==> flow/design.v <==
module	inv (A, Y);
   input A;
   output Y;
   not u1 (Y,A);
endmodule 
module	and2 (A, B, Y);
   input A, B;
   output Y;
   and u1 (Y,A,B);
endmodule 
module	and3 (A, B, C, Y);
   input A, B,C;
   output Y;
   and u1 (Y,A,B,C);
endmodule 
module	and4 (A,B,C,D, Y);
   input A,B,C,D;
   output Y;
   and u1 (Y,A,B,C,D);
endmodule 
module	and5 (A,B,C,D,E, Y);
   input A,B,C,D,E;
   output Y;
   and u1 (Y,A,B,C,D,E);
endmodule 
module	and8 (A,B,C,D,E,F,G,H, Y);
   input A,B,C,D,E,F,G,H;
   output Y;
   and u1 (Y,A,B,C,D,E,F,G,H);
endmodule 
module	nand2 (A, B, Y);
   input A, B;
   output Y;
   nand u1 (Y,A,B);
endmodule 
module	nand3 (A, B, C, Y);
   input A, B,C;
   output Y;
   nand u1 (Y,A,B,C);
endmodule 
module	nand4 (A,B,C,D, Y);
   input A,B,C,D;
   output Y;
   nand u1 (Y,A,B,C,D);
endmodule 
module	nand5 (A,B,C,D,E, Y);
   input A,B,C,D,E;
   output Y;
   nand u1 (Y,A,B,C,D,E);
endmodule 
module	nand8 (A,B,C,D,E,F,G,H, Y);
   input A,B,C,D,E,F,G,H;
   output Y;
   nand u1 (Y,A,B,C,D,E,F,G,H);
endmodule 
module	xor2 (A, B, Y);
   input A, B;
   output Y;
   xor u1 (Y,A,B);
endmodule 
module	xor3 (A, B, C, Y);
   input A, B,C;
   output Y;
   xor u1 (Y,A,B,C);
endmodule 
module	xor4 (A,B,C,D, Y);
   input A,B,C,D;
   output Y;
   xor u1 (Y,A,B,C,D);
endmodule 
module	xor5 (A,B,C,D,E, Y);
   input A,B,C,D,E;
   output Y;
   xor u1 (Y,A,B,C,D,E);
endmodule 
module	xor8 (A,B,C,D,E,F,G,H, Y);
   input A,B,C,D,E,F,G,H;
   output Y;
   xor u1 (Y,A,B,C,D,E,F,G,H);
endmodule 
module	nor2 (A, B, Y);
   input A, B;
   output Y;
   nor u1 (Y,A,B);
endmodule 
module	or2 (A, B, Y);
   input A, B;
   output Y;
   or u1 (Y,A,B);
endmodule 
module	or8 (A,B,C,D,E,F,G,H, Y);
   input A,B,C,D,E,F,G,H;
   output Y;
   or u1 (Y,A,B,C,D,E,F,G,H);
endmodule 
module	c1908 (InDataBus, InCheckBits, InExtSynBits,
				    ContE, ContB, ContF, ContG, ContH, ContK, ContL,
				    OutDataBus, OutSynCheckBits,
				    ByteParLo, ByteParHi, UncorrError);
   input [15:0] 	InDataBus;
   output [15:0] 	OutDataBus;
   input [5:0] 	InCheckBits;
   output [5:0] 	OutSynCheckBits;
   input [3:0] 	InExtSynBits;
   input 	ContE, ContB, ContF, ContG, ContH, ContK, ContL;
   output 	ByteParLo, ByteParHi, UncorrError;
   TopLevel1908 Ckt1908(InDataBus, InCheckBits, InExtSynBits,
				    ContE, ContB, ContF, ContG, ContH, ContK, ContL,
				    OutDataBus, OutSynCheckBits,
				    ByteParLo, ByteParHi, UncorrError);
endmodule  
module TopLevel1908(InDataBus, InCheckBits, InExtSynBits,
				    ContE, ContB, ContF, ContG, ContH, ContK, ContL,
				    OutDataBus, OutSynCheckBits,
				    ByteParLo, ByteParHi, UncorrError);
   input [15:0]  InDataBus;
   input [5:0]	  InCheckBits;
   input [3:0]	  InExtSynBits;
   input		  ContE, ContB, ContF, ContG, ContH, ContK, ContL;
   output [15:0] OutDataBus;
   output [5:0]  OutSynCheckBits;
   output		  ByteParLo, ByteParHi, UncorrError;
   wire [5:0]	  SynBits, NewSynBits, Not_NewSynBits, AllExtSynBits;
   wire		  ContIntM, ContIntP, CorrectionFlag;
   wire		  CorrectionFlagLo, CorrectionFlagHi;
   wire		  InDBParityLo, InDBParityHi;
   wire [15:0]	  DecodedSyn;
   wire [11:0]	  ProductSyn;
   SyndromeGenerator M1(InDataBus, InCheckBits, ContB, ContG, ContH,
			SynBits, InDBParityLo, InDBParityHi);
   ModifySyndrome M2(SynBits, InExtSynBits, InCheckBits, ContE, ContG, ContH,
		     NewSynBits, Not_NewSynBits, AllExtSynBits,
		     ContIntM, ContIntP);
   SyndromeDecode M3(NewSynBits, Not_NewSynBits, ContIntM, ContIntP,
		     ContE, ContB, ContF, ContG, ContH, ContK, ContL,
		     DecodedSyn, ProductSyn,
		     CorrectionFlag, CorrectionFlagLo, CorrectionFlagHi);
   DataBusCorrect M4(InDataBus, DecodedSyn, OutDataBus);
   SynCheckGenerator M5(SynBits, AllExtSynBits, CorrectionFlag, ContE, ContF, ContB,
			OutSynCheckBits);
   ByteParity M6(InDBParityHi, InCheckBits[3], CorrectionFlagHi, ContB, ContL,
		 ByteParHi);
   ByteParity M7(InDBParityLo, InCheckBits[5], CorrectionFlagLo, ContB, ContK,
		 ByteParLo);
   UncorrErrorGenerator M8(ProductSyn, Not_NewSynBits, CorrectionFlagHi, CorrectionFlagLo,
			   InCheckBits[1], InCheckBits[4],			   
			   ContE, ContF, ContB, ContG, ContH, ContIntM, ContIntP,
			   UncorrError);
endmodule  
module SyndromeGenerator(InDataBus, InCheckBits, ContB, ContG, ContH,
				    SynBits, InDBParityLo, InDBParityHi);
   input [15:0] InDataBus;
   input [5:0]	 InCheckBits;
   input		 ContB, ContG, ContH;
   output [5:0] SynBits;
   output		 InDBParityLo, InDBParityHi;
   wire         line0, line1, line2, line3, line4, line5, line6, line7, line8, line9, line10, 
                   line11, line12, line13, line14, line15, line16, line17, line18, line19, line20,
                   line21, line22, line23, line24, line25, line26, line27, line28, line29, line30, 
                   line31, line32, line33, line34, line35, line36, line37, line38, line39, line40,
                   line41, line42, line43, line44, line45, line46, line47, line48, line49, line50, 
                   line51, line52, line53, line54, line55, line56, line57, line58, line59, line60,
                   line61, line62, line63, line64, line65, line66, line67, line68, line69, line70, 
                   line71, line72, line73, line74, line75, line76, line77, line78, line79,
                   line80, line81, line82, line83, line84, line85, line86, line87, line88, line89, 
                   line90, line91, line92, line93;
  wire         Not_ContB, Not_ContH;
  wire         temp0, temp1, temp2, temp3, temp4, temp5;
   wire [15:0]	 NotInDataBus;
   inv UM1_0( .A(ContB), .Y(Not_ContB) );
   inv UM1_1( .A(ContH), .Y(Not_ContH) );
   and3 UM1_2( .A(InCheckBits[0]), .B(ContG), .C(Not_ContB), .Y(temp0) );
   and3 UM1_3( .A(InCheckBits[1]), .B(Not_ContH), .C(Not_ContB), .Y(temp1) );
   and3 UM1_4( .A(InCheckBits[2]), .B(Not_ContH), .C(Not_ContB), .Y(temp2) );
   and2 UM1_5( .A(InCheckBits[3]), .B(Not_ContB), .Y(temp3) );
   and3 UM1_6( .A(InCheckBits[4]), .B(ContG), .C(Not_ContB), .Y(temp4) );
   and2 UM1_7( .A(InCheckBits[5]), .B(Not_ContB), .Y(temp5) );
   inv UM1_8( .A(InDataBus[0]), .Y(NotInDataBus[0]) ),
      UM1_9( .A(InDataBus[1]), .Y(NotInDataBus[1]) ),
      UM1_10( .A(InDataBus[2]), .Y(NotInDataBus[2]) ),
      UM1_11( .A(InDataBus[3]), .Y(NotInDataBus[3]) ),
      UM1_12( .A(InDataBus[4]), .Y(NotInDataBus[4]) ),
      UM1_13( .A(InDataBus[5]), .Y(NotInDataBus[5]) ),
      UM1_14( .A(InDataBus[6]), .Y(NotInDataBus[6]) ),
      UM1_15( .A(InDataBus[7]), .Y(NotInDataBus[7]) ),
      UM1_16( .A(InDataBus[8]), .Y(NotInDataBus[8]) ),
      UM1_17( .A(InDataBus[9]), .Y(NotInDataBus[9]) ),
      UM1_18( .A(InDataBus[10]), .Y(NotInDataBus[10]) ),
      UM1_19( .A(InDataBus[11]), .Y(NotInDataBus[11]) ),
      UM1_20( .A(InDataBus[12]), .Y(NotInDataBus[12]) ),
      UM1_21( .A(InDataBus[13]), .Y(NotInDataBus[13]) ),
      UM1_22( .A(InDataBus[14]), .Y(NotInDataBus[14]) ),
      UM1_23( .A(InDataBus[15]), .Y(NotInDataBus[15]) );
   xor2 UM1_46( .A(NotInDataBus[7]), .B(NotInDataBus[5]), .Y(line46) );
   xor2 UM1_47( .A(line46), .B(NotInDataBus[2]), .Y(line47) );
   xor2 UM1_48( .A(NotInDataBus[14]), .B(NotInDataBus[9]), .Y(line48) );
   xor2 UM1_49( .A(line48), .B(NotInDataBus[11]), .Y(line49) );
   xor2 UM1_50( .A(line47), .B(line49), .Y(line50) );
   xor2 UM1_51( .A(line50), .B(temp0), .Y(SynBits[0]) );
   xor2 UM1_38( .A(NotInDataBus[8]), .B(NotInDataBus[13]), .Y(line38) );
   xor2 UM1_39( .A(line38), .B(NotInDataBus[15]), .Y(line39) );
   xor2 UM1_40( .A(NotInDataBus[14]), .B(temp1), .Y(line40) );
   xor2 UM1_41( .A(line40), .B(NotInDataBus[10]), .Y(line41) );
   xor2 UM1_42( .A(line39), .B(line41), .Y(line42) );
   xor2 UM1_43( .A(NotInDataBus[7]), .B(NotInDataBus[4]), .Y(line43) );
   xor2 UM1_44( .A(line43), .B(NotInDataBus[1]), .Y(line44) );
   xor2 UM1_45( .A(line42), .B(line44), .Y(SynBits[1]) );
   xor2 UM1_24( .A(NotInDataBus[0]), .B(temp2), .Y(line24) );
   xor2 UM1_25( .A(NotInDataBus[12]), .B(NotInDataBus[11]), .Y(line25) );
   xor2 UM1_26( .A(line25), .B(NotInDataBus[10]), .Y(line26) );
   inv UM1_27( .A(line26), .Y(line27) );
   xor2 UM1_28( .A(NotInDataBus[15]), .B(NotInDataBus[14]), .Y(line28) );
   xor2 UM1_29( .A(line28), .B(NotInDataBus[9]), .Y(line29) );
   xor2 UM1_30( .A(line27), .B(line29), .Y(line30) );
   xor2 UM1_31( .A(NotInDataBus[6]), .B(NotInDataBus[5]), .Y(line31) );
   xor2 UM1_32( .A(line31), .B(NotInDataBus[4]), .Y(line32) );
   inv UM1_33( .A(line32), .Y(line33) );
   xor2 UM1_34( .A(line30), .B(line33), .Y(line34) );
   inv UM1_35( .A(line34), .Y(line35) );
   inv UM1_36( .A(line24), .Y(line36) );
   xor2 UM1_37( .A(line36), .B(line35), .Y(SynBits[2]) );
   xor2 UM1_76( .A(NotInDataBus[3]), .B(NotInDataBus[13]), .Y(line76) );
   xor2 UM1_77( .A(line76), .B(temp3), .Y(line77) );
   xor2 UM1_78( .A(NotInDataBus[2]), .B(NotInDataBus[1]), .Y(line78) );
   xor2 UM1_79( .A(line78), .B(NotInDataBus[0]), .Y(line79) );
   xor2 UM1_80( .A(NotInDataBus[15]), .B(NotInDataBus[14]), .Y(line80) );
   xor2 UM1_81( .A(line80), .B(NotInDataBus[9]), .Y(line81) );
   inv UM1_82( .A(line81), .Y(line82) );
   xor2 UM1_83( .A(line79), .B(line82), .Y(line83) );
   xor2 UM1_84( .A(line83), .B(line27), .Y(line84) );
   inv UM1_85( .A(line84), .Y(line85) );
   xor2 UM1_86( .A(line77), .B(line85), .Y(SynBits[3]) );
   xor2 UM1_52( .A(NotInDataBus[8]), .B(NotInDataBus[13]), .Y(line52) );
   xor2 UM1_53( .A(line52), .B(NotInDataBus[15]), .Y(line53) );
   inv UM1_54( .A(line53), .Y(line54) );
   xor2 UM1_55( .A(NotInDataBus[9]), .B(NotInDataBus[6]), .Y(line55) );
   xor2 UM1_56( .A(line55), .B(NotInDataBus[3]), .Y(line56) );
   inv UM1_57( .A(line56), .Y(line57) );
   xor2 UM1_58( .A(line54), .B(line57), .Y(line58) );
   xor2 UM1_59( .A(temp4), .B(NotInDataBus[12]), .Y(line59) );
   inv UM1_60( .A(line59), .Y(line60) );
   xor2 UM1_61( .A(line58), .B(line60), .Y(SynBits[4]) );
   xor2 UM1_62( .A(line29), .B(NotInDataBus[8]), .Y(line62) );
   xor2 UM1_63( .A(line62), .B(temp5), .Y(line63) );
   inv UM1_64( .A(line63), .Y(line64) );
   xor2 UM1_65( .A(NotInDataBus[2]), .B(NotInDataBus[1]), .Y(line65) );
   xor2 UM1_66( .A(line65), .B(NotInDataBus[0]), .Y(line66) );
   inv UM1_67( .A(line66), .Y(line67) );
   xor2 UM1_68( .A(NotInDataBus[6]), .B(NotInDataBus[5]), .Y(line68) );
   xor2 UM1_69( .A(line68), .B(NotInDataBus[4]), .Y(line69) );
   xor2 UM1_70( .A(line67), .B(line69), .Y(line70) );
   xor2 UM1_71( .A(NotInDataBus[7]), .B(NotInDataBus[3]), .Y(line71) );
   inv UM1_72( .A(line71), .Y(line72) );
   xor2 UM1_73( .A(line70), .B(line72), .Y(line73) );
   xor2 UM1_74( .A(line64), .B(line73), .Y(line74) );
   inv UM1_75( .A(line74), .Y(SynBits[5]) );
   xor2 UM1_87( .A(line67), .B(line69), .Y(line87) );
   xor2 UM1_88( .A(line87), .B(line72), .Y(InDBParityLo) );
   xor2 UM1_89( .A(NotInDataBus[12]), .B(NotInDataBus[11]), .Y(line89) );
   xor2 UM1_90( .A(line89), .B(NotInDataBus[10]), .Y(line90) );
   xor2 UM1_91( .A(line82), .B(line90), .Y(line91) );
   xor2 UM1_92( .A(NotInDataBus[13]), .B(NotInDataBus[8]), .Y(line92) );
   inv UM1_93( .A(line92), .Y(line93) );
   xor2 UM1_94( .A(line91), .B(line93), .Y(InDBParityHi) );
endmodule  
module ModifySyndrome(SynBits, InExtSynBits, InCheckBits, ContE, ContG, ContH,
				  NewSynBits, Not_NewSynBits, AllExtSynBits,
				  ContIntM, ContIntP);
   input [5:0]	 SynBits;
   input [3:0]	 InExtSynBits;
   input [5:0]	 InCheckBits;
   input		 ContE, ContG, ContH;
   output [5:0] NewSynBits, Not_NewSynBits, AllExtSynBits;
   output		 ContIntM, ContIntP;
   wire         Not_ContE, Not_ContH;
   wire         temp0, temp1, temp2, temp3, temp4, temp5, line7, line10;
   inv  UM2_0( .A(ContE), .Y(Not_ContE) );
   and2 UM2_1( .A(SynBits[0]), .B(Not_ContE), .Y(temp0) ),
        UM2_2( .A(SynBits[1]), .B(Not_ContE), .Y(temp1) ),
        UM2_3( .A(SynBits[2]), .B(Not_ContE), .Y(temp2) ),
        UM2_4( .A(SynBits[3]), .B(Not_ContE), .Y(temp3) ),
        UM2_5( .A(SynBits[4]), .B(Not_ContE), .Y(temp4) ),
        UM2_6( .A(SynBits[5]), .B(Not_ContE), .Y(temp5) );
   assign AllExtSynBits[3:0] = InExtSynBits[3:0];
   nand2 UM2_7( .A(ContG), .B(Not_ContE), .Y(line7) );
   and2 UM2_8( .A(InCheckBits[0]), .B(line7), .Y(AllExtSynBits[4]) );
   inv  UM2_9( .A(ContH), .Y(Not_ContH) );
   nand2 UM2_10( .A(Not_ContH), .B(Not_ContE), .Y(line10) );
   and2 UM2_11( .A(line10), .B(InCheckBits[2]), .Y(AllExtSynBits[5]) );
   nand2 UM2_12( .A(InCheckBits[1]), .B(line10), .Y(ContIntM) );
   nand2 UM2_13( .A(InCheckBits[4]), .B(line7), .Y(ContIntP) );
   xor2  UM2_14( .A(temp0), .B(AllExtSynBits[0]), .Y(NewSynBits[0]) ),
        UM2_15( .A(temp1), .B(AllExtSynBits[1]), .Y(NewSynBits[1]) ),
        UM2_16( .A(temp2), .B(AllExtSynBits[2]), .Y(NewSynBits[2]) ),
        UM2_17( .A(temp3), .B(AllExtSynBits[3]), .Y(NewSynBits[3]) ),
        UM2_18( .A(temp4), .B(AllExtSynBits[4]), .Y(NewSynBits[4]) ),
        UM2_19( .A(temp5), .B(AllExtSynBits[5]), .Y(NewSynBits[5]) );
   inv  UM2_20( .A(NewSynBits[0]), .Y(Not_NewSynBits[0]) ),
        UM2_21( .A(NewSynBits[1]), .Y(Not_NewSynBits[1]) ),
        UM2_22( .A(NewSynBits[2]), .Y(Not_NewSynBits[2]) ),
        UM2_23( .A(NewSynBits[3]), .Y(Not_NewSynBits[3]) ),
        UM2_24( .A(NewSynBits[4]), .Y(Not_NewSynBits[4]) ),
        UM2_25( .A(NewSynBits[5]), .Y(Not_NewSynBits[5]) );
endmodule  
module SyndromeDecode(NewSynBits, Not_NewSynBits, ContIntM, ContIntP,
				  ContE, ContB, ContF, ContG, ContH, ContK, ContL,
				  DecodedSyn, ProductSyn,
				  CorrectionFlag, CorrectionFlagLo, CorrectionFlagHi);
   input [5:0]	  NewSynBits, Not_NewSynBits;
   input		  ContIntM, ContIntP;
   input		  ContE, ContB, ContF, ContG, ContH, ContK, ContL;
   output [15:0] DecodedSyn;
   output [11:0] ProductSyn;
   output		  CorrectionFlag, CorrectionFlagLo, CorrectionFlagHi;
   wire         line0, line1, line2, line3, line4, line5, line6, line7;
   wire         Not_ContK, Not_ContL, Not_ContB, NotGH, ContIntLo, ContIntHi;
   inv  UM3_0( .A(ContK), .Y(Not_ContK) );
   inv  UM3_1( .A(ContL), .Y(Not_ContL) );  
   inv  UM3_2( .A(ContB), .Y(Not_ContB) );
   nand2 UM3_3( .A(ContG), .B(ContH), .Y(NotGH) );
   nand4 UM3_4( .A(Not_ContK), .B(ContE), .C(ContB), .D(NotGH), .Y(line4) );
   nand3 UM3_5( .A(ContF), .B(Not_ContB), .C(NotGH), .Y(line5) );
   nand2 UM3_6( .A(line4), .B(line5), .Y(ContIntLo) );
   nand4 UM3_7( .A(Not_ContL), .B(ContE), .C(ContB), .D(NotGH), .Y(line7) );
   nand2 UM3_8( .A(line7), .B(line5), .Y(ContIntHi) );
   and2 UM3_9 ( .A(ContIntM), .B(NewSynBits[5]), .Y(ProductSyn[0]) ),
       UM3_10( .A(Not_NewSynBits[0]), .B(Not_NewSynBits[1]), .Y(ProductSyn[1]) ),
       UM3_11( .A(Not_NewSynBits[4]), .B(Not_NewSynBits[2]), .Y(ProductSyn[2]) ),
       UM3_12( .A(Not_NewSynBits[0]), .B(NewSynBits[1]), .Y(ProductSyn[3]) ),
       UM3_13( .A(NewSynBits[0]), .B(Not_NewSynBits[1]), .Y(ProductSyn[4]) ),
       UM3_14( .A(NewSynBits[4]), .B(Not_NewSynBits[2]), .Y(ProductSyn[5]) ),
       UM3_15( .A(ContIntP), .B(Not_NewSynBits[3]), .Y(ProductSyn[6]) ),
       UM3_16( .A(NewSynBits[4]), .B(NewSynBits[2]), .Y(ProductSyn[7]) ),
       UM3_17( .A(ContIntM), .B(Not_NewSynBits[5]), .Y(ProductSyn[8]) ),
       UM3_18( .A(Not_NewSynBits[4]), .B(NewSynBits[2]), .Y(ProductSyn[9]) ),
       UM3_19( .A(ContIntP), .B(NewSynBits[3]), .Y(ProductSyn[10]) ),
       UM3_20( .A(NewSynBits[0]), .B(NewSynBits[1]), .Y(ProductSyn[11]) );
   and5 UM3_21( .A(ProductSyn[0]), .B(ProductSyn[10]), .C(ProductSyn[9]),
			.D(ProductSyn[1]), .E(ContIntLo), .Y(DecodedSyn[0]) ),
       UM3_22( .A(ProductSyn[0]), .B(ProductSyn[10]), .C(ProductSyn[2]),
			.D(ProductSyn[3]), .E(ContIntLo), .Y(DecodedSyn[1]) ),
       UM3_23( .A(ProductSyn[0]), .B(ProductSyn[10]), .C(ProductSyn[2]),
			.D(ProductSyn[4]), .E(ContIntLo), .Y(DecodedSyn[2]) ),
       UM3_24( .A(ProductSyn[0]), .B(ProductSyn[10]), .C(ProductSyn[5]),
			.D(ProductSyn[1]), .E(ContIntLo), .Y(DecodedSyn[3]) ),
       UM3_25( .A(ProductSyn[0]), .B(ProductSyn[6]), .C(ProductSyn[9]),
			.D(ProductSyn[3]), .E(ContIntLo), .Y(DecodedSyn[4]) ),
       UM3_26( .A(ProductSyn[0]), .B(ProductSyn[6]), .C(ProductSyn[9]),
			.D(ProductSyn[4]), .E(ContIntLo), .Y(DecodedSyn[5]) ),
       UM3_27( .A(ProductSyn[0]), .B(ProductSyn[6]), .C(ProductSyn[7]),
			.D(ProductSyn[1]), .E(ContIntLo), .Y(DecodedSyn[6]) ),
       UM3_28( .A(ProductSyn[0]), .B(ProductSyn[6]), .C(ProductSyn[2]),
			.D(ProductSyn[11]), .E(ContIntLo), .Y(DecodedSyn[7]) ),
       UM3_29( .A(ProductSyn[0]), .B(ProductSyn[6]), .C(ProductSyn[5]),
			.D(ProductSyn[3]), .E(ContIntHi), .Y(DecodedSyn[8]) ),
       UM3_30( .A(ProductSyn[0]), .B(ProductSyn[10]), .C(ProductSyn[7]),
			.D(ProductSyn[4]), .E(ContIntHi), .Y(DecodedSyn[9]) ),
       UM3_31( .A(ProductSyn[8]), .B(ProductSyn[10]), .C(ProductSyn[9]),
			.D(ProductSyn[3]), .E(ContIntHi), .Y(DecodedSyn[10]) ),
       UM3_32( .A(ProductSyn[8]), .B(ProductSyn[10]), .C(ProductSyn[9]),
			.D(ProductSyn[4]), .E(ContIntHi), .Y(DecodedSyn[11]) ),
       UM3_33( .A(ProductSyn[8]), .B(ProductSyn[10]), .C(ProductSyn[7]),
			.D(ProductSyn[1]), .E(ContIntHi), .Y(DecodedSyn[12]) ),
       UM3_34( .A(ProductSyn[8]), .B(ProductSyn[10]), .C(ProductSyn[5]),
			.D(ProductSyn[3]), .E(ContIntHi), .Y(DecodedSyn[13]) ),
       UM3_35( .A(ProductSyn[0]), .B(ProductSyn[10]), .C(ProductSyn[9]),
			.D(ProductSyn[11]), .E(ContIntHi), .Y(DecodedSyn[14]) ),
       UM3_36( .A(ProductSyn[0]), .B(ProductSyn[10]), .C(ProductSyn[7]),
			.D(ProductSyn[3]), .E(ContIntHi), .Y(DecodedSyn[15]) );
   or8 UM3_37( .A(DecodedSyn[0]), .B(DecodedSyn[1]), .C(DecodedSyn[2]),
			.D(DecodedSyn[3]), .E(DecodedSyn[4]), .F(DecodedSyn[5]),
			.G(DecodedSyn[6]), .H(DecodedSyn[7]), .Y(CorrectionFlagLo) );
   or8 UM3_38( .A(DecodedSyn[8]), .B(DecodedSyn[9]), .C(DecodedSyn[10]),
			.D(DecodedSyn[11]), .E(DecodedSyn[12]), .F(DecodedSyn[13]),
			.G(DecodedSyn[14]), .H(DecodedSyn[15]), .Y(CorrectionFlagHi) );
   or2 UM3_39( .A(CorrectionFlagLo), .B(CorrectionFlagHi), .Y(CorrectionFlag) );
endmodule  
module DataBusCorrect(InDataBus, DecodedSyn, OutDataBus);
   input [15:0]  InDataBus, DecodedSyn;
   output [15:0] OutDataBus;
   xor2 UM4_0( .A(InDataBus[0]), .B(DecodedSyn[0]), .Y(OutDataBus[0]) ),
      UM4_1( .A(InDataBus[1]), .B(DecodedSyn[1]), .Y(OutDataBus[1]) ),
      UM4_2( .A(InDataBus[2]), .B(DecodedSyn[2]), .Y(OutDataBus[2]) ),
      UM4_3( .A(InDataBus[3]), .B(DecodedSyn[3]), .Y(OutDataBus[3]) ),
      UM4_4( .A(InDataBus[4]), .B(DecodedSyn[4]), .Y(OutDataBus[4]) ),
      UM4_5( .A(InDataBus[5]), .B(DecodedSyn[5]), .Y(OutDataBus[5]) ),
      UM4_6( .A(InDataBus[6]), .B(DecodedSyn[6]), .Y(OutDataBus[6]) ),
      UM4_7( .A(InDataBus[7]), .B(DecodedSyn[7]), .Y(OutDataBus[7]) ),
      UM4_8( .A(InDataBus[8]), .B(DecodedSyn[8]), .Y(OutDataBus[8]) ),
      UM4_9( .A(InDataBus[9]), .B(DecodedSyn[9]), .Y(OutDataBus[9]) ),
      UM4_10( .A(InDataBus[10]), .B(DecodedSyn[10]), .Y(OutDataBus[10]) ),
      UM4_11( .A(InDataBus[11]), .B(DecodedSyn[11]), .Y(OutDataBus[11]) ),
      UM4_12( .A(InDataBus[12]), .B(DecodedSyn[12]), .Y(OutDataBus[12]) ),
      UM4_13( .A(InDataBus[13]), .B(DecodedSyn[13]), .Y(OutDataBus[13]) ),
      UM4_14( .A(InDataBus[14]), .B(DecodedSyn[14]), .Y(OutDataBus[14]) ),
      UM4_15( .A(InDataBus[15]), .B(DecodedSyn[15]), .Y(OutDataBus[15]) );
endmodule  
module SynCheckGenerator(SynBits, AllExtSynBits, CorrectionFlag, ContE,
					ContF, ContB, OutSynCheckBits);
   input [5:0]	 SynBits, AllExtSynBits;
   input		 CorrectionFlag;
   input		 ContE, ContF, ContB;
   output [5:0] OutSynCheckBits;
   wire         Not_ContF;
   inv  UM5_0( .A(ContF), .Y(Not_ContF) );
   SynCheckSlice UM5_1(SynBits[0], AllExtSynBits[0], CorrectionFlag, ContE,
				   Not_ContF, ContB, OutSynCheckBits[0]),
                 UM5_2(SynBits[1], AllExtSynBits[1], CorrectionFlag, ContE,
				   Not_ContF, ContB, OutSynCheckBits[1]),
                 UM5_3(SynBits[2], AllExtSynBits[2], CorrectionFlag, ContE,
				   Not_ContF, ContB, OutSynCheckBits[2]),
                 UM5_4(SynBits[3], AllExtSynBits[3], CorrectionFlag, ContE,
				   Not_ContF, ContB, OutSynCheckBits[3]),
                 UM5_5(SynBits[4], AllExtSynBits[4], CorrectionFlag, ContE,
				   Not_ContF, ContB, OutSynCheckBits[4]),
                 UM5_6(SynBits[5], AllExtSynBits[5], CorrectionFlag, ContE,
				   Not_ContF, ContB, OutSynCheckBits[5]);
endmodule  
module SynCheckSlice(SynBits_i, AllExtSynBits_i, CorrectionFlag, ContE,
				 NotContF, ContB, OutSynCheckBits_i);
   input	SynBits_i, AllExtSynBits_i;
   input	CorrectionFlag;
   input	ContE, NotContF, ContB;
   output	OutSynCheckBits_i;
   wire         line0, line1, line2 ;
   and3 SCS_0( .A(AllExtSynBits_i), .B(ContE), .C(CorrectionFlag), .Y(line0) );
   xor2  SCS_1( .A(SynBits_i), .B(line0), .Y(line1) );
   nand2 SCS_2( .A(NotContF), .B(ContB), .Y(line2) );
   and2 SCS_3( .A(line2), .B(line1), .Y(OutSynCheckBits_i) );
endmodule  
module ByteParity (InDBParity_N, InCheckBit_N, CorrectionFlag_N, ContB, Cont_N,
			    ByteParity_N);
   input	InDBParity_N, InCheckBit_N, CorrectionFlag_N;
   input	ContB, Cont_N;
   output	ByteParity_N;
   wire         line0, line1, line2, line3, line4, line5, line6, line7, line8;
   wire         Not_Cont_N, Not_ContB, Not_InDBParity_N;
   inv UM6_7_0( .A(ContB), .Y(Not_ContB) ),
      UM6_7_1( .A(Cont_N), .Y(Not_Cont_N) ),
      UM6_7_2( .A(InDBParity_N), .Y(Not_InDBParity_N) );
   nand2 UM6_7_3( .A(ContB), .B(Not_Cont_N), .Y(line3) );
   and2 UM6_7_4( .A(line3), .B(Not_InDBParity_N), .Y(line4) );
   and2 UM6_7_5( .A(CorrectionFlag_N), .B(Not_ContB), .Y(line5) );
   xor2  UM6_7_6( .A(line5), .B(line4), .Y(line6) );
   nand2 UM6_7_7( .A(InCheckBit_N), .B(Cont_N), .Y(line7) );
   and2 UM6_7_8( .A(line7), .B(ContB), .Y(line8) );
   xor2  UM6_7_9( .A(line6), .B(line8), .Y(ByteParity_N) );
endmodule  
module UncorrErrorGenerator (ProductSyn, Not_NewSynBits, CorrectionFlagHi, CorrectionFlagLo,
			     InCheckBit1, InCheckBit4,
			     ContE,ContF, ContB, ContG, ContH, ContIntM, ContIntP,
			     UncorrError);
   input [11:0]	ProductSyn;
   input [5:0]	Not_NewSynBits;
   input	InCheckBit1, InCheckBit4;	
   input	CorrectionFlagHi, CorrectionFlagLo;
   input	ContE, ContF, ContB, ContG, ContH, ContIntM, ContIntP;
   output	UncorrError;
   wire		 UESignal, ErrorFREE;
   wire         line0, line1, line2, line3, line4, line5, line6, line7, line8, line9,
		line10, line11, line12, line13, line14, line15, line16, line17, line18;
   wire         Not_ContH, Not_ContE, Not_ContB, Not_ContF, NotM, NotP, NotGH, ContIntUE, NotCorrFlagHi, NotCorrFlagLo;
   inv  UM8_0( .A(ContH), .Y(Not_ContH) ),
        UM8_1( .A(ContE), .Y(Not_ContE) ),
        UM8_2( .A(ContB), .Y(Not_ContB) ),
        UM8_3( .A(ContF), .Y(Not_ContF) ),
        UM8_4( .A(ContIntM), .Y(NotM) ),
        UM8_5( .A(ContIntP), .Y(NotP) );
   nand2 UM8_6( .A(ContG), .B(ContH), .Y(NotGH) );
   and3 UM8_7( .A(ContF), .B(Not_ContB), .C(NotGH), .Y(ContIntUE) );
   UEGen UM8_8(ProductSyn, ContIntUE, NotM, NotP, Not_NewSynBits[3], Not_NewSynBits[5],
	       UESignal);
   nand2 UM8_9( .A(Not_ContH), .B(Not_ContE), .Y(line9) ),
         UM8_10( .A(InCheckBit1), .B(line9), .Y(line10) ),
         UM8_11( .A(ContG), .B(Not_ContE), .Y(line11) ),
         UM8_12( .A(InCheckBit4), .B(line11), .Y(line12 ) );
   nand8 UM8_13( .A(Not_NewSynBits[0]), .B(Not_NewSynBits[1]), .C(Not_NewSynBits[2]),
		 .D(Not_NewSynBits[3]), .E(Not_NewSynBits[4]), .F(Not_NewSynBits[5]),
		 .G(line10), .H(line12), .Y(ErrorFREE) );
   inv  UM8_14( .A(CorrectionFlagHi), .Y(NotCorrFlagHi) ),
        UM8_15( .A(CorrectionFlagLo), .Y(NotCorrFlagLo) );
   and3 UM8_16( .A(NotCorrFlagLo), .B(NotCorrFlagHi), .C(UESignal), .Y(line16) );
   and4 UM8_17( .A(Not_ContB), .B(ErrorFREE), .C(ContF), .D(line16), .Y(line17) );
   and3 UM8_18( .A(Not_ContB), .B(ErrorFREE), .C(Not_ContF), .Y(line18) );
   nor2 UM8_19( .A(line18), .B(line17), .Y(UncorrError) );
endmodule  
module UEGen(ProductSyn, ContIntUE, NotM, NotP, NotNewSynBit3, NotNewSynBit5,
		   UESignal);
   input [11:0] ProductSyn;
   input	ContIntUE, NotM, NotP, NotNewSynBit3, NotNewSynBit5;
   output	UESignal;
   wire line0, line1, line2, line3, line4, line5, line6, line7, line8, line9;
   and2 UEG_0( .A(NotP), .B(NotNewSynBit3), .Y(line0) ),
        UEG_1( .A(NotM), .B(NotNewSynBit5), .Y(line1) );
   nand5 UEG_2( .A(ProductSyn[0]), .B(ProductSyn[6]), .C(ProductSyn[2]),
		.D(ProductSyn[1]), .E(ContIntUE), .Y(line2) ),
         UEG_3( .A(ProductSyn[8]), .B(ProductSyn[10]), .C(ProductSyn[2]),
		.D(ProductSyn[1]), .E(ContIntUE), .Y(line3) ),
         UEG_4( .A(ProductSyn[8]), .B(ProductSyn[6]), .C(ProductSyn[9]),
		.D(ProductSyn[1]), .E(ContIntUE), .Y(line4) ),
         UEG_5( .A(ProductSyn[8]), .B(ProductSyn[6]), .C(ProductSyn[2]),
		.D(ProductSyn[3]), .E(ContIntUE), .Y(line5) ),
         UEG_6( .A(ProductSyn[8]), .B(ProductSyn[6]), .C(ProductSyn[2]),
		.D(ProductSyn[4]), .E(ContIntUE), .Y(line6) ),
         UEG_7( .A(ProductSyn[8]), .B(ProductSyn[6]), .C(ProductSyn[5]),
		.D(ProductSyn[1]), .E(ContIntUE), .Y(line7) ),
         UEG_8( .A(ProductSyn[8]), .B(line0), .C(ProductSyn[2]),
		.D(ProductSyn[1]), .E(ContIntUE), .Y(line8) ),
         UEG_9( .A(line1), .B(ProductSyn[6]), .C(ProductSyn[2]),
	        .D(ProductSyn[1]), .E(ContIntUE), .Y(line9) );
   and8 UEG_10( .A(line2), .B(line3), .C(line4), .D(line5), .E(line6),
		.F(line7), .G(line8), .H(line9), .Y(UESignal) );
endmodule  
module error_correction # (
    parameter puf_sig_length     = 256,
    parameter ipid_N             = 16
)
(
    input                                clk,
    input                                rst_n,
    input        [1:0]                   pcm_instruction,
    input        [puf_sig_length-1:0]    pcm_puf_in,
    input                                pcm_puf_in_valid,
    input        [$clog2(ipid_N)-1:0]    pcm_ipid_number,
    output logic [puf_sig_length-1:0]    pcm_puf_out,
    output logic                         pcm_puf_out_valid,
    output logic                         pcm_S_c  
);  
typedef enum logic [1:0] {IDLE, PROVISION_ID, CORRECT_SIG} state_t;
state_t state_r; 
logic [(6*(puf_sig_length/16))-1:0] parity_bits [0:ipid_N-1];
wire [puf_sig_length-1:0] temp_corrected_out; 
genvar j;
generate
    for (j =0; j < puf_sig_length/16; j++) begin
        error_module errorX (.data(pcm_puf_in[((j+1)*16)-1:j*16]), .parity(parity_bits[pcm_ipid_number][((j+1)*6)-1:j*6]), .corrected_out(temp_corrected_out[((j+1)*16)-1:j*16]));
    end 
endgenerate 
always @(posedge clk) begin
    if (state_r == PROVISION_ID && pcm_puf_in_valid) begin
        for (int i = 0; i < puf_sig_length/16; i++) begin
            parity_bits[pcm_ipid_number][0+(6*i)] <= pcm_puf_in[2+(16*i)] ^ pcm_puf_in[5+(16*i)] ^ pcm_puf_in[7+(16*i)] ^ pcm_puf_in[9+(16*i)] ^ pcm_puf_in[11+(16*i)] ^ pcm_puf_in[14+(16*i)];
            parity_bits[pcm_ipid_number][1+(6*i)] <= pcm_puf_in[1+(16*i)] ^ pcm_puf_in[4+(16*i)] ^ pcm_puf_in[7+(16*i)] ^ pcm_puf_in[8+(16*i)] ^ pcm_puf_in[10+(16*i)] ^ pcm_puf_in[13+(16*i)] ^ pcm_puf_in[14+(16*i)] ^ pcm_puf_in[15+(16*i)];
            parity_bits[pcm_ipid_number][2+(6*i)] <= pcm_puf_in[0+(16*i)] ^ pcm_puf_in[4+(16*i)] ^ pcm_puf_in[5+(16*i)] ^ pcm_puf_in[6+(16*i)] ^ pcm_puf_in[9+(16*i)] ^ pcm_puf_in[10+(16*i)] ^ pcm_puf_in[11+(16*i)] ^ pcm_puf_in[12+(16*i)] ^ pcm_puf_in[14+(16*i)] ^ pcm_puf_in[15+(16*i)];
            parity_bits[pcm_ipid_number][3+(6*i)] <= pcm_puf_in[0+(16*i)] ^ pcm_puf_in[1+(16*i)] ^ pcm_puf_in[2+(16*i)] ^ pcm_puf_in[3+(16*i)] ^ pcm_puf_in[4+(16*i)] ^ pcm_puf_in[9+(16*i)] ^ pcm_puf_in[10+(16*i)] ^ pcm_puf_in[11+(16*i)] ^ pcm_puf_in[12+(16*i)] ^ pcm_puf_in[13+(16*i)] ^ pcm_puf_in[14+(16*i)] ^ pcm_puf_in[15+(16*i)];
            parity_bits[pcm_ipid_number][4+(6*i)] <= pcm_puf_in[3+(16*i)] ^ pcm_puf_in[6+(16*i)] ^ pcm_puf_in[8+(16*i)] ^ pcm_puf_in[9+(16*i)] ^ pcm_puf_in[12+(16*i)]  ^ pcm_puf_in[13+(16*i)] ^ pcm_puf_in[15+(16*i)];
            parity_bits[pcm_ipid_number][5+(6*i)] <= pcm_puf_in[0+(16*i)] ^ pcm_puf_in[1+(16*i)] ^ pcm_puf_in[2+(16*i)] ^ pcm_puf_in[3+(16*i)] ^ pcm_puf_in[4+(16*i)] ^ pcm_puf_in[5+(16*i)] ^ pcm_puf_in[6+(16*i)] ^ pcm_puf_in[7+(16*i)] ^ pcm_puf_in[8+(16*i)] ^ pcm_puf_in[9+(16*i)] ^ pcm_puf_in[14+(16*i)] ^ pcm_puf_in[15+(16*i)];                 
        end 
    end
end
always @(posedge clk, negedge rst_n) begin
    if (~rst_n) begin
        state_r <= IDLE; 
        pcm_puf_out_valid <= 0;
        pcm_puf_out <= 0; 
        pcm_S_c <= 0; 
    end 
    else begin
        case (state_r) 
            IDLE : begin
                pcm_S_c <= 0; 
                pcm_puf_out_valid <= 0;
                pcm_puf_out_valid <= 0;
                if (pcm_instruction == 2'b01) begin
                    state_r <= PROVISION_ID; 
                end 
                else if (pcm_instruction == 2'b10) begin
                    state_r <= CORRECT_SIG; 
                end 
            end 
            PROVISION_ID : begin  
                if (pcm_puf_in_valid) begin 
                    pcm_S_c <= 1; 
                    if (pcm_instruction == 2'b00) begin 
                        state_r <= IDLE; 
                        pcm_S_c <= 0; 
                    end 
                end 
            end 
            CORRECT_SIG : begin
                pcm_puf_out <= temp_corrected_out; 
                pcm_puf_out_valid <= 1;
                if (pcm_instruction == 2'b00) begin
                    state_r <= IDLE; 
                end 
            end 
        endcase 
    end 
end 
endmodule 
module error_module (
    input   [15:0]  data, 
    input   [5:0]   parity, 
    output logic [15:0]  corrected_out
    );
	wire ContG = 1'b1;
	wire ContH = 1'b0;
	wire ContB = 1'b0;
	wire ContE = 1'b0;
	wire ContF = 1'b1;
	wire ContK = 1'b1;
	wire ContL = 1'b1;
    wire ByteParLo1, ByteParHi1;
	wire UncorrError1;
    wire [5 :0] OutSynCheckBits;
	c1908 error_correction_1 (.InDataBus(data), .InCheckBits(parity), .InExtSynBits(4'b0000), 
	.ContE(ContE), .ContB(ContB), .ContF(ContF), .ContG(ContG), .ContH(ContH), .ContK(ContK), .ContL(ContL),
	.OutDataBus(corrected_out), .ByteParLo(ByteParLo1), .ByteParHi(ByteParHi1), .UncorrError(UncorrError1),
	.OutSynCheckBits(OutSynCheckBits));
endmodule
==> flow/run.sh <==
#!/bin/bash
# the make line also repeats each setting of config.mk as NAME=value (left out here)
make -C /OpenROAD-flow-scripts/flow DESIGN_CONFIG=/design/flow/config.mk WORK_HOME=/design/flow/orfs CLKGATE_MAP_FILE= finish
==> flow/config.mk <==
export PLATFORM = sky130hd
export DESIGN_NAME = error_correction
export DESIGN_NICKNAME = error_correction
export VERILOG_FILES = /design/flow/design.v
export SDC_FILE = /design/flow/constraint.sdc
export NUM_CORES = 4
export LEC_CHECK = 0
export CAP_MARGIN = 0
export CELL_PAD_IN_SITES_DETAIL_PLACEMENT = 0
export CELL_PAD_IN_SITES_GLOBAL_PLACEMENT = 2
export CORE_ASPECT_RATIO = 1.48
export CORE_MARGIN = 2
export CORE_UTILIZATION = 37
export CTS_CLUSTER_DIAMETER = 284
export MIN_ROUTING_LAYER = met2
export SLEW_MARGIN = 5
==> flow/constraint.sdc <==
create_clock -name core_clock -period 2.35 [get_ports {clk}]
set_input_delay 0.4700 -clock core_clock [delete_from_list [all_inputs] [get_ports {clk}]]
set_output_delay 0.4700 -clock core_clock [all_outputs]
set_load 0.01 [all_outputs]
==> results.sh, run 1 <==
# source this file to load flow results
export IMPL_status="finished with violations"
export IMPL_so_violations="negative setup slack"
export IMPL_initial_core_util_pct=37.2
export IMPL_numCtsBuffers=187
export IMPL_ys_chip_area_sq_um=80600
export IMPL_topCellsByArea="edfxtp_1, mux4_2, dfrtp_1"
export IMPL_cp_endpoint="pcm_puf_out[74]"
export IMPL_die_area_sq_um=222000
export IMPL_fin_skew_ns=0.0551
export IMPL_yosysWarnings=1
export IMPL_placed_cells=8768
export IMPL_io_pin_count=523
export IMPL_clkPwrFrac_pct=27.3
export IMPL_wl_per_cell_microns=26.2
export IMPL_die_w_microns=388
export IMPL_synthXorXnorAreaFrac_pct=10.7
export IMPL_drc=0
export IMPL_grt_pass1_wl_microns=352000
export IMPL_final_cells=9231
export IMPL_gr_usage_met2_pct=41.3
export IMPL_clock_sinks=1797
export IMPL_seqPwrFrac_pct=37.1
export IMPL_worstReg2RegStart="parity_bits[15][26]"
export IMPL_cts_root_buf="clkbuf_16"
export IMPL_io_buffers=522
export IMPL_yosysCellCount=4461
export IMPL_p_comb_mw=40.5
export IMPL_swShare_pct=31.7
export IMPL_yosys_area_top_type="edfxtp_1"
export IMPL_end_kind="flip-flop"
export IMPL_cp_max_fo=4
export IMPL_setup_viol=256
export IMPL_htree_levels=4
export IMPL_switchingPower_mw=36.0
export IMPL_muxShareOfSynthArea_pct=13.5
export IMPL_grt_max_degree=110
export IMPL_insertion_delay_ns=0.86
export IMPL_area_growth_syn_to_layout_pct=38.7
export IMPL_avgSynthCellArea_sq_um=18.1
export IMPL_drtAntennaViolNets=0
export IMPL_antenna_found_initial=2
export IMPL_path_depth=7
export IMPL_rrSetupSlack_ns=-0.47
export IMPL_drv_cap=0
export IMPL_worstMarginPinSlew_ns=1.05
export IMPL_slew_limit_headroom_pct=29.5
export IMPL_p_comb_share_pct=35.6
export IMPL_startpoint="parity_bits[15][26]"
export IMPL_cp_num_buf_inv=0
export IMPL_start_kind="flip-flop"
export IMPL_crit_slowest_cell="mux4_2"
export IMPL_clk_pin_slew_ns=0.06
export IMPL_hold_path_class="in -> async"
export IMPL_numSynthFlops=1797
export IMPL_busiest_layer="met2"
export IMPL_final_setup_worst_slack_ns=-0.468
export IMPL_ys_seq_share_pct=65.4
export IMPL_arrival_ns=3.57
export IMPL_max_freq_mhz=355
export IMPL_use_met3_pct=39.7
export IMPL_period_needed_ns=2.82
export IMPL_fp_dieH_microns=572
export IMPL_hold_viol=0
export IMPL_globalRouteTotalUtil_pct=31.8
export IMPL_wl_microns=242000
export IMPL_synth_top_cell_area_share_pct=57.2
export IMPL_drv_slew=0
export IMPL_warning_count=35
export IMPL_drtIter0Drc=7998
export IMPL_irDropWorstVdd_mv=0.623
export IMPL_reg2reg_to="pcm_puf_out[74]"
export IMPL_pg_seq_mw=42.3
export IMPL_synth_cell_types=73
export IMPL_vias_per_cell=6.85
export IMPL_rr_worst_depth=7
export IMPL_power_density_nw_per_um2=1020
export IMPL_hold_ws_ns=0.0831
export IMPL_gr_total_overflow=0
export IMPL_top_cell="edfxtp_1"
export IMPL_core_sq_um=217000
export IMPL_crit_type="reg -> reg"
export IMPL_slowest_delay_ns=0.54
export IMPL_critPathMostFrequentCell="mux4_2"
export IMPL_cts_tree="built"
export IMPL_internal_power_mw=77.8
export IMPL_rsz0062_at_grt="true"
export IMPL_fp_row_count=208
export IMPL_worstPathCellList="mux4_2 -> mux4_2 -> xor3_2 -> nand2b_4 -> or3_4 -> or3_1 -> a31oi_1"
export IMPL_clock_power_mw=31.1
export IMPL_vias=63277
export IMPL_ys_sh_simple_pct=5.62
export IMPL_aoi_share_pct=3.03
export IMPL_syn_area_sq_um=80600
export IMPL_final_nets=6509
export IMPL_use_met1_pct=0
export IMPL_synth_main_ff_cell="edfxtp_1"
export IMPL_firstDrtPassIters=8
export IMPL_p_leak_nw=40.0
export IMPL_worstPathRequired_ns=3.10
export IMPL_first_global_vias=74312
export IMPL_netlist_instances=4461
export IMPL_crit_family="multiplexers"
export IMPL_syn_nets=4729
export IMPL_synth_cellmix_adderShare_pct=0.0466
export IMPL_power_leader="sequential cells"
export IMPL_synth_edff_count=1536
export IMPL_logic_family="multiplexers"
export IMPL_async_flop_share_pct=14.5
export IMPL_hpwlAfterDp_microns=161000
export IMPL_gp_congestion=0.867
export IMPL_fillers=17770
export IMPL_period_used_pct=120
export IMPL_cts_buffer_depth=4
export IMPL_synthTopCellsByCount="edfxtp_1, mux4_2, xnor2_1"
metrics by stage:
stage	util (%)	total power [mW]	setup slack, ns	instance area, sq um	setup TNS [ns]
after detailed placement	45.8	73.6	-1.54	99300	-1027.56
final	51.6	114	-0.468	112000	-68.96
after global routing	51.5	118	-0.592	112000	-93.84
after CTS	50.7	111	-0.456	110000	-61.30
after global placement	45.8	73.3	-1.53	99300	-1006.06
after floorplan	-	56.9	-2.31	80800	-3340.91
area by class of cell:
class	instances	area, sq um	area share [%]
well taps	2835	3550	3.17
diodes	9	22.5	0.0202
flip-flops and latches	1797	52700	47.1
clock buffers	229	4940	4.42
multi-input cells	2446	31100	27.8
inverters	10	38.8	0.0347
clock inverters	106	1260	1.13
repair buffers	1799	18200	16.2
timing repair:
item	CTS	global route
setup buffers	69	63
endpoints found under the hold margin	162	0
setup endpoints to repair	352	317
resized	738	269
hold buffers	1	0
pin swaps	421	300
gates cloned	6	3
per-layer routing:
layer  vias to the layer above  routed length (microns)
met5                         -                      508
met4                        22                    11800
met3                      1120                    93500
met2                     18682                   136000
met1                     22202                        0
li1                      21251                        -
==> run 2, diff against run 1 <==
CELL_PAD_IN_SITES_DETAIL_PLACEMENT = unset   (was 0)
CELL_PAD_IN_SITES_GLOBAL_PLACEMENT = unset   (was 2)
CORE_ASPECT_RATIO = unset   (was 1.48)
CORE_UTILIZATION = 70   (was 37)
CTS_CLUSTER_DIAMETER = 358   (was 284)
CTS_CLUSTER_SIZE = 36   (was unset)
HOLD_SLACK_MARGIN = 0.29   (was unset)
MIN_ROUTING_LAYER = unset   (was met2)
SETUP_SLACK_MARGIN = -0.18   (was unset)
SLEW_MARGIN = 20   (was 5)
clock period = 2.3 ns   (was 2.35 ns; I/O delays follow)
==> results.sh, run 2 <==
# flow metrics
export IMPL_cts_root_buf="clkbuf_16"
export IMPL_core_sq_um=114000
export IMPL_yosys_area_top_type="edfxtp_1"
export IMPL_initial_core_util_pct=70.6
export IMPL_logic_family="multiplexers"
export IMPL_syn_nets=4729
export IMPL_synth_edff_count=1536
export IMPL_yosysCellCount=4461
export IMPL_ys_chip_area_sq_um=80600
export IMPL_ys_seq_share_pct=65.4
export IMPL_numCtsBuffers=55
export IMPL_cts_buffer_depth=3
export IMPL_io_pin_count=523
export IMPL_htree_levels=2
export IMPL_die_area_sq_um=118000
export IMPL_fp_row_count=124
export IMPL_synthXorXnorAreaFrac_pct=10.7
export IMPL_gp_congestion=0.913
export IMPL_yosysWarnings=1
export IMPL_fp_dieH_microns=343
export IMPL_hpwlAfterDp_microns=159000
export IMPL_async_flop_share_pct=14.5
export IMPL_synth_cell_types=73
export IMPL_failing_step="global routing (5_1_grt)"
export IMPL_synth_top_cell_area_share_pct=57.2
export IMPL_syn_area_sq_um=80600
export IMPL_place_area_sq_um=97500
export IMPL_die_w_microns=343
export IMPL_synth_cellmix_adderShare_pct=0.0466
export IMPL_aoi_share_pct=3.03
export IMPL_netlist_instances=4461
export IMPL_avgSynthCellArea_sq_um=18.1
export IMPL_synth_main_ff_cell="edfxtp_1"
export IMPL_status="stopped before the end"
export IMPL_clock_sinks=1797
export IMPL_topCellsByArea="edfxtp_1, mux4_2, dfrtp_1"
export IMPL_synthTopCellsByCount="edfxtp_1, mux4_2, xnor2_1"
export IMPL_muxShareOfSynthArea_pct=13.5
export IMPL_numSynthFlops=1797
export IMPL_io_buffers=522
export IMPL_top_cell="edfxtp_1"
export IMPL_ys_sh_simple_pct=5.62
[run 2: what timing repair did]
item | CTS
hold endpoints to repair | 210
gates resized | 634
setup endpoints to repair | 288
setup buffers | 85
cloned | 8
pin swaps | 348
hold buffers | 2
[run 2: metrics by stage]
| step | utilization (%) | setup WS, ns | total power [mW] | hold slack [ns] | instances |
|---|---|---|---|---|---|
| after CTS | 90.2 | -0.537 | 94.4 | 0.356 | 7575 |
| after global placement | 85.4 | -1.19 | 73.1 | 0.408 | 7415 |
| after detailed placement | 85.4 | -1.37 | 74.7 | 0.407 | 7415 |
| after floorplan | - | -2.35 | 58.2 | 0.164 | 4461 |
==> run 3, diff against run 2 <==
CAP_MARGIN = 20   (was 0)
CELL_PAD_IN_SITES_DETAIL_PLACEMENT = 1   (was unset)
CORE_UTILIZATION = 40   (was 70)
CTS_CLUSTER_DIAMETER = unset   (was 358)
CTS_CLUSTER_SIZE = unset   (was 36)
GPL_TIMING_DRIVEN = 0   (was unset)
HOLD_SLACK_MARGIN = unset   (was 0.29)
MIN_ROUTING_LAYER = met2   (was unset)
SETUP_SLACK_MARGIN = unset   (was -0.18)
TNS_END_PERCENT = 75   (was unset)
clock period = 5.0 ns   (was 2.3 ns; I/O delays follow)
==> results.sh, run 3 <==
# source this file to load flow results
export IMPL_status="no timing/DRC/antenna violations"
export IMPL_warning_count=34
export IMPL_firstDrtPassIters=9
export IMPL_irDropWorstVdd_mv=0.360
export IMPL_rrSetupSlack_ns=0.85
export IMPL_worstMarginPinSlew_ns=1.23
export IMPL_cp_num_buf_inv=6
export IMPL_power_density_nw_per_um2=487
export IMPL_grt_max_degree=74
export IMPL_avgSynthCellArea_sq_um=18.1
export IMPL_met1_length_microns=0
export IMPL_yosysCellCount=4461
export IMPL_ctsHoldBuffers=0
export IMPL_fin_skew_ns=0.0308
export IMPL_syn_nets=4729
export IMPL_startpoint="pcm_ipid_number[3]"
export IMPL_wl_met3_microns=108000
export IMPL_swShare_pct=32.1
export IMPL_hold_viol=0
export IMPL_initial_core_util_pct=40.3
export IMPL_final_cells=8168
export IMPL_drtIter0Drc=11281
export IMPL_gr_total_overflow=0
export IMPL_place_area_sq_um=92400
export IMPL_fp_row_count=164
export IMPL_yosys_area_top_type="edfxtp_1"
export IMPL_drv_cap=0
export IMPL_rsz0062_at_grt="false"
export IMPL_hold_path_class="in -> async"
export IMPL_seqPwrFrac_pct=41.1
export IMPL_yosysWarnings=1
export IMPL_io_pin_count=523
export IMPL_clock_sinks=1797
export IMPL_p_comb_share_pct=27.6
export IMPL_power_leader="sequential cells"
export IMPL_rr_worst_depth=4
export IMPL_netlist_instances=4461
export IMPL_first_global_vias=72561
export IMPL_crit_family="buffers and inverters"
export IMPL_drv_slew=0
export IMPL_die_area_sq_um=205000
export IMPL_period_needed_ns=4.89
export IMPL_p_comb_mw=13.3
export IMPL_met2WireLength_microns=134000
export IMPL_slowest_delay_ns=0.66
export IMPL_synthXorXnorAreaFrac_pct=10.7
export IMPL_htree_levels=4
export IMPL_synthTopCellsByCount="edfxtp_1, mux4_2, xnor2_1"
export IMPL_globalRouteTotalUtil_pct=38.4
export IMPL_core_sq_um=200000
export IMPL_vias=61655
export IMPL_antenna_found_initial=2
export IMPL_pg_seq_mw=19.8
export IMPL_fin_area_sq_um=99200
export IMPL_die_w_microns=453
export IMPL_cts_tree="built"
export IMPL_reg2reg_to="pcm_puf_out[108]"
export IMPL_top_cell="edfxtp_1"
export IMPL_worstPathRequired_ns=5.70
export IMPL_syn_area_sq_um=80600
export IMPL_arrival_ns=5.59
export IMPL_numSynthFlops=1797
export IMPL_muxShareOfSynthArea_pct=13.5
export IMPL_max_freq_mhz=205
export IMPL_synth_main_ff_cell="edfxtp_1"
export IMPL_switchingPower_mw=15.5
export IMPL_synth_edff_count=1536
export IMPL_ys_sh_simple_pct=5.62
export IMPL_area_growth_syn_to_layout_pct=23.2
export IMPL_wl_microns=268000
export IMPL_synth_cellmix_adderShare_pct=0.0466
export IMPL_path_depth=11
export IMPL_slew_limit_headroom_pct=17.9
export IMPL_end_kind="flip-flop"
export IMPL_insertion_delay_ns=0.86
export IMPL_clock_power_mw=15.2
export IMPL_wl_per_cell_microns=32.8
export IMPL_gp_congestion=0.977
export IMPL_ys_chip_area_sq_um=80600
export IMPL_synth_cell_types=73
export IMPL_topCellsByArea="edfxtp_1, mux4_2, dfrtp_1"
export IMPL_crit_type="in -> reg"
export IMPL_cp_endpoint="pcm_puf_out[196]"
export IMPL_crit_slowest_cell="clkbuf_2"
export IMPL_p_leak_nw=33.5
export IMPL_drtAntennaViolNets=0
export IMPL_synth_top_cell_area_share_pct=57.2
export IMPL_aoi_share_pct=3.03
export IMPL_period_used_pct=97.7
export IMPL_async_flop_share_pct=14.5
export IMPL_top_layer="met5"
export IMPL_vias_per_cell=7.55
export IMPL_worstReg2RegStart="state_r[1]"
export IMPL_clkPwrFrac_pct=31.4
export IMPL_setup_viol=0
export IMPL_cts_setup_buffers=0
export IMPL_io_buffers=506
export IMPL_final_nets=5570
export IMPL_cts_root_buf="clkbuf_16"
export IMPL_logic_family="multiplexers"
export IMPL_cp_max_fo=10
export IMPL_tns_ns=0
export IMPL_hpwlAfterDp_microns=189000
export IMPL_placed_cells=7769
export IMPL_start_kind="input port"
export IMPL_drc=0
export IMPL_cts_buffer_depth=3
export IMPL_numCtsBuffers=188
export IMPL_ys_seq_share_pct=65.4
export IMPL_worstPathCellList="buf_2 -> buf_4 -> buf_2 -> clkbuf_2 -> clkbuf_2 -> mux4_2 -> xnor2_1 -> clkbuf_1 -> nor4_1 -> xnor2_1 -> a21oi_1"
export IMPL_internal_power_mw=32.8
export IMPL_fp_dieH_microns=453
export IMPL_clk_pin_slew_ns=0.07
export IMPL_grt_pass1_wl_microns=381000
[run 3: through the flow]
step                      hold slack [ns]  util (%)  total power, mW  setup slack [ns]
after detailed placement            0.511      46.2             32.8             -1.29
final                               0.149      49.6             48.3             0.114
after floorplan                     0.488         -             26.8            -0.805
after global routing                0.169      49.6             49.7           0.00560
after global placement              0.477      44.5             32.2            -10.22
after CTS                           0.111      49.4             47.6            0.0223
[run 3: timing repair]
action | 4_1_cts | 5_1_grt
endpoints found under the setup margin | 315 | 7
gates resized | 1 | 2
cloned | 0 | 0
[run 3: cell type report]
class	count	area, sq um
buffer	206	1420
timing repair buffer	654	8040
sequential	1797	52700
antenna	45	113
multi-input combinational	2445	27100
tap	2656	3320
clock buffer	219	4920
clock inverter	136	1610
inverter	10	37.5
fill	18639	101000
[run 3: per-layer routing]
metal  up-vias  track usage [%]
met4        80             8.64
met5         -             15.8
met3      1828             50.0
met2     20011             45.6
li1      19400                -
met1     20336                -
==> run 4, diff against run 3 <==
CELL_PAD_IN_SITES_DETAIL_PLACEMENT = unset   (was 1)
CORE_UTILIZATION = 70   (was 40)
CTS_CLUSTER_SIZE = 35   (was unset)
GPL_TIMING_DRIVEN = unset   (was 0)
MIN_ROUTING_LAYER = unset   (was met2)
SETUP_SLACK_MARGIN = 0.29   (was unset)
TNS_END_PERCENT = unset   (was 75)
clock period = 2.21 ns   (was 5.0 ns; I/O delays follow)
==> results.sh, run 4 <==
# flow metrics
export IMPL_syn_area_sq_um=80600
export IMPL_aoi_share_pct=3.03
export IMPL_ys_chip_area_sq_um=80600
export IMPL_failing_step="global routing (5_1_grt)"
export IMPL_yosysCellCount=4461
export IMPL_yosys_area_top_type="edfxtp_1"
export IMPL_synth_main_ff_cell="edfxtp_1"
export IMPL_die_w_microns=343
export IMPL_synth_edff_count=1536
export IMPL_synthTopCellsByCount="edfxtp_1, mux4_2, xnor2_1"
export IMPL_fp_row_count=124
export IMPL_gr_total_overflow=197
export IMPL_avgSynthCellArea_sq_um=18.1
export IMPL_htree_levels=4
export IMPL_logic_family="multiplexers"
export IMPL_status="stopped before the end"
export IMPL_io_pin_count=523
export IMPL_ys_sh_simple_pct=5.62
export IMPL_top_cell="edfxtp_1"
export IMPL_netlist_instances=4461
export IMPL_die_area_sq_um=118000
export IMPL_io_buffers=522
export IMPL_async_flop_share_pct=14.5
export IMPL_muxShareOfSynthArea_pct=13.5
export IMPL_topCellsByArea="edfxtp_1, mux4_2, dfrtp_1"
export IMPL_syn_nets=4729
export IMPL_tool_error="[ERROR GRT-0116] Global routing finished with congestion. Check the congestion regions in the DRC Viewer."
export IMPL_synthXorXnorAreaFrac_pct=10.7
export IMPL_fp_dieH_microns=343
export IMPL_core_sq_um=114000
export IMPL_gp_congestion=0.925
export IMPL_yosysWarnings=1
export IMPL_synth_cell_types=73
export IMPL_globalRouteTotalUtil_pct=76.4
export IMPL_cts_root_buf="clkbuf_16"
export IMPL_synth_top_cell_area_share_pct=57.2
export IMPL_synth_cellmix_adderShare_pct=0.0466
export IMPL_numCtsBuffers=175
export IMPL_cts_buffer_depth=3
export IMPL_numSynthFlops=1797
export IMPL_ys_seq_share_pct=65.4
export IMPL_hpwlAfterDp_microns=159000
export IMPL_initial_core_util_pct=70.6
export IMPL_clock_sinks=1797
[run 4: repair_timing]
item                                     CTS
endpoints found under the hold margin     34
hold buffers                               1
buffers inserted                         131
endpoints found under the setup margin  2024
pin swaps                                432
cloned                                     4
gates resized                           1459
[run 4: stage by stage]
step	setup TNS [ns]	worst slack [ns]	instances	instance area [sq um]
2_1_floorplan	-3550.71	-2.42	4461	80800
3_3_place_gp	-1040.58	-1.29	7388	97300
3_5_place_dp	-1185.56	-1.52	7388	97300
4_1_cts	-133.96	-0.698	7852	108000
[run 4: layer usage]
layer	GRT overflow	global-route usage, %
met2	92	94.4
met5	0	22.1
met1	6	77.9
met3	5	59.9
met4	94	73.8
==> run 5, diff against run 4 <==
ABC_AREA = 0   (was unset)
CORE_ASPECT_RATIO = 0.97   (was unset)
CORE_UTILIZATION = 64   (was 70)
CTS_CLUSTER_SIZE = 52   (was 35)
GPL_ROUTABILITY_DRIVEN = 0   (was unset)
PLACE_DENSITY = 0.56   (was unset)
SETUP_SLACK_MARGIN = unset   (was 0.29)
SLEW_MARGIN = 10   (was 20)
clock period = 2.24 ns   (was 2.21 ns; I/O delays follow)
==> results.sh, run 5 <==
# source this file to load flow results
export IMPL_status="finished with violations"
export IMPL_period_used_pct=139
export IMPL_power_leader="sequential cells"
export IMPL_core_sq_um=125000
export IMPL_worstReg2RegStart="parity_bits[8][38]"
export IMPL_die_w_microns=364
export IMPL_clkPwrFrac_pct=25.8
export IMPL_reg2reg_to="pcm_puf_out[102]"
export IMPL_yosys_area_top_type="edfxtp_1"
export IMPL_syn_nets=4729
export IMPL_internal_power_mw=79.4
export IMPL_vias_per_cell=6.73
export IMPL_worstPathCellList="mux4_2 -> mux4_2 -> xnor3_2 -> or2b_4 -> buf_6 -> nor4b_4 -> xnor2_1 -> a21oi_1"
export IMPL_place_area_sq_um=97300
export IMPL_final_setup_worst_slack_ns=-0.877
export IMPL_area_growth_syn_to_layout_pct=35.8
export IMPL_clock_sinks=1797
export IMPL_synth_edff_count=1536
export IMPL_hold_viol=0
export IMPL_htree_levels=4
export IMPL_p_leak_nw=39.6
export IMPL_synthTopCellsByCount="edfxtp_1, mux4_2, xnor2_1"
export IMPL_hold_path_class="in -> async"
export IMPL_worstPathRequired_ns=2.93
export IMPL_startpoint="parity_bits[8][38]"
export IMPL_final_cells=8054
export IMPL_switchingPower_mw=38.8
export IMPL_muxShareOfSynthArea_pct=13.5
export IMPL_vias=54210
export IMPL_ys_sh_simple_pct=5.62
export IMPL_fin_skew_ns=0.0433
export IMPL_cts_buffer_depth=3
export IMPL_p_comb_share_pct=36.7
export IMPL_start_kind="flip-flop"
export IMPL_die_area_sq_um=129000
export IMPL_rr_worst_depth=8
export IMPL_first_global_vias=54882
export IMPL_drv_slew=0
export IMPL_syn_area_sq_um=80600
export IMPL_initial_core_util_pct=64.3
export IMPL_topCellsByArea="edfxtp_1, mux4_2, dfrtp_1"
export IMPL_io_buffers=522
export IMPL_p_comb_mw=43.3
export IMPL_pg_seq_mw=44.4
export IMPL_worstMarginPinSlew_ns=1.11
export IMPL_ys_chip_area_sq_um=80600
export IMPL_firstDrtPassIters=8
export IMPL_max_freq_mhz=321
export IMPL_clock_power_mw=30.5
export IMPL_utilization_pct=87.3
export IMPL_drtIter0Drc=7058
export IMPL_antenna_found_initial=6
export IMPL_place_ws_ns=-1.44
export IMPL_setup_viol=288
export IMPL_hold_ws_ns=0.188
export IMPL_fillers=4931
export IMPL_gr_total_overflow=0
export IMPL_drtAntennaViolNets=0
export IMPL_swShare_pct=32.8
export IMPL_crit_slowest_cell="mux4_2"
export IMPL_drc=0
export IMPL_cp_endpoint="pcm_puf_out[102]"
export IMPL_arrival_ns=3.80
export IMPL_logic_family="multiplexers"
export IMPL_period_needed_ns=3.12
export IMPL_io_pin_count=523
export IMPL_hpwlAfterDp_microns=142000
export IMPL_yosysWarnings=1
export IMPL_crit_family="multiplexers"
export IMPL_critPathMostFrequentCell="mux4_2"
export IMPL_fin_area_sq_um=109000
export IMPL_ys_seq_share_pct=65.4
export IMPL_top_cell="edfxtp_1"
export IMPL_placed_cells=7566
export IMPL_globalRouteTotalUtil_pct=39.1
export IMPL_end_kind="flip-flop"
export IMPL_synth_main_ff_cell="edfxtp_1"
export IMPL_fp_row_count=128
export IMPL_cp_max_fo=3
export IMPL_netlist_instances=4461
export IMPL_async_flop_share_pct=14.5
export IMPL_irDropWorstVdd_mv=1.04
export IMPL_slew_limit_headroom_pct=25.8
export IMPL_fp_dieH_microns=353
export IMPL_cp_num_buf_inv=1
export IMPL_tns_ns=-131.83
export IMPL_numSynthFlops=1797
export IMPL_drv_cap=0
export IMPL_numCtsBuffers=177
export IMPL_crit_type="reg -> reg"
export IMPL_path_depth=8
export IMPL_insertion_delay_ns=0.84
export IMPL_warning_count=35
export IMPL_synth_cellmix_adderShare_pct=0.0466
export IMPL_rrSetupSlack_ns=-0.88
export IMPL_slowest_delay_ns=0.59
export IMPL_synthXorXnorAreaFrac_pct=10.7
export IMPL_seqPwrFrac_pct=37.5
export IMPL_clk_pin_slew_ns=0.07
export IMPL_synth_top_cell_area_share_pct=57.2
export IMPL_total_power_mw=118
export IMPL_wl_microns=266000
export IMPL_avgSynthCellArea_sq_um=18.1
export IMPL_power_density_nw_per_um2=1080
export IMPL_final_nets=6477
export IMPL_so_violations="negative setup slack"
export IMPL_wl_per_cell_microns=33.0
export IMPL_rsz0062_at_grt="true"
export IMPL_grt_pass1_wl_microns=364000
export IMPL_aoi_share_pct=3.03
export IMPL_synth_cell_types=73
export IMPL_cts_root_buf="clkbuf_16"
export IMPL_grt_max_degree=139
export IMPL_cts_tree="built"
export IMPL_yosysCellCount=4461
run 5: repair_timing:
action,in CTS,in global routing
pin swaps,432,290
resized,773,270
hold buffers,1,0
cloned,9,2
setup buffers,79,86
setup endpoints to repair,431,314
endpoints found under the hold margin,135,0
run 5: per-layer routing:
layer / share of wire (%) / track usage (%)
met4: 5.9 / 17.3
met5: 0.0098 / 0
met2: 52 / 67.2
met1: 34 / 50.1
met3: 9.0 / 5.60
run 5: layout make-up:
cell class                 count  area, sq um  area share, %
clock inverter               117         1050          0.964
clock buffer                 214         4730           4.32
timing repair buffer        1777        17800           16.3
antenna                        3         7.51        0.00686
sequential                  1797        52700           48.1
inverter                      10         37.5         0.0343
tap                         1690         2110           1.93
multi-input combinational   2446        30900           28.3
Power figures rest on the tool's default switching activity, not on a simulated workload.
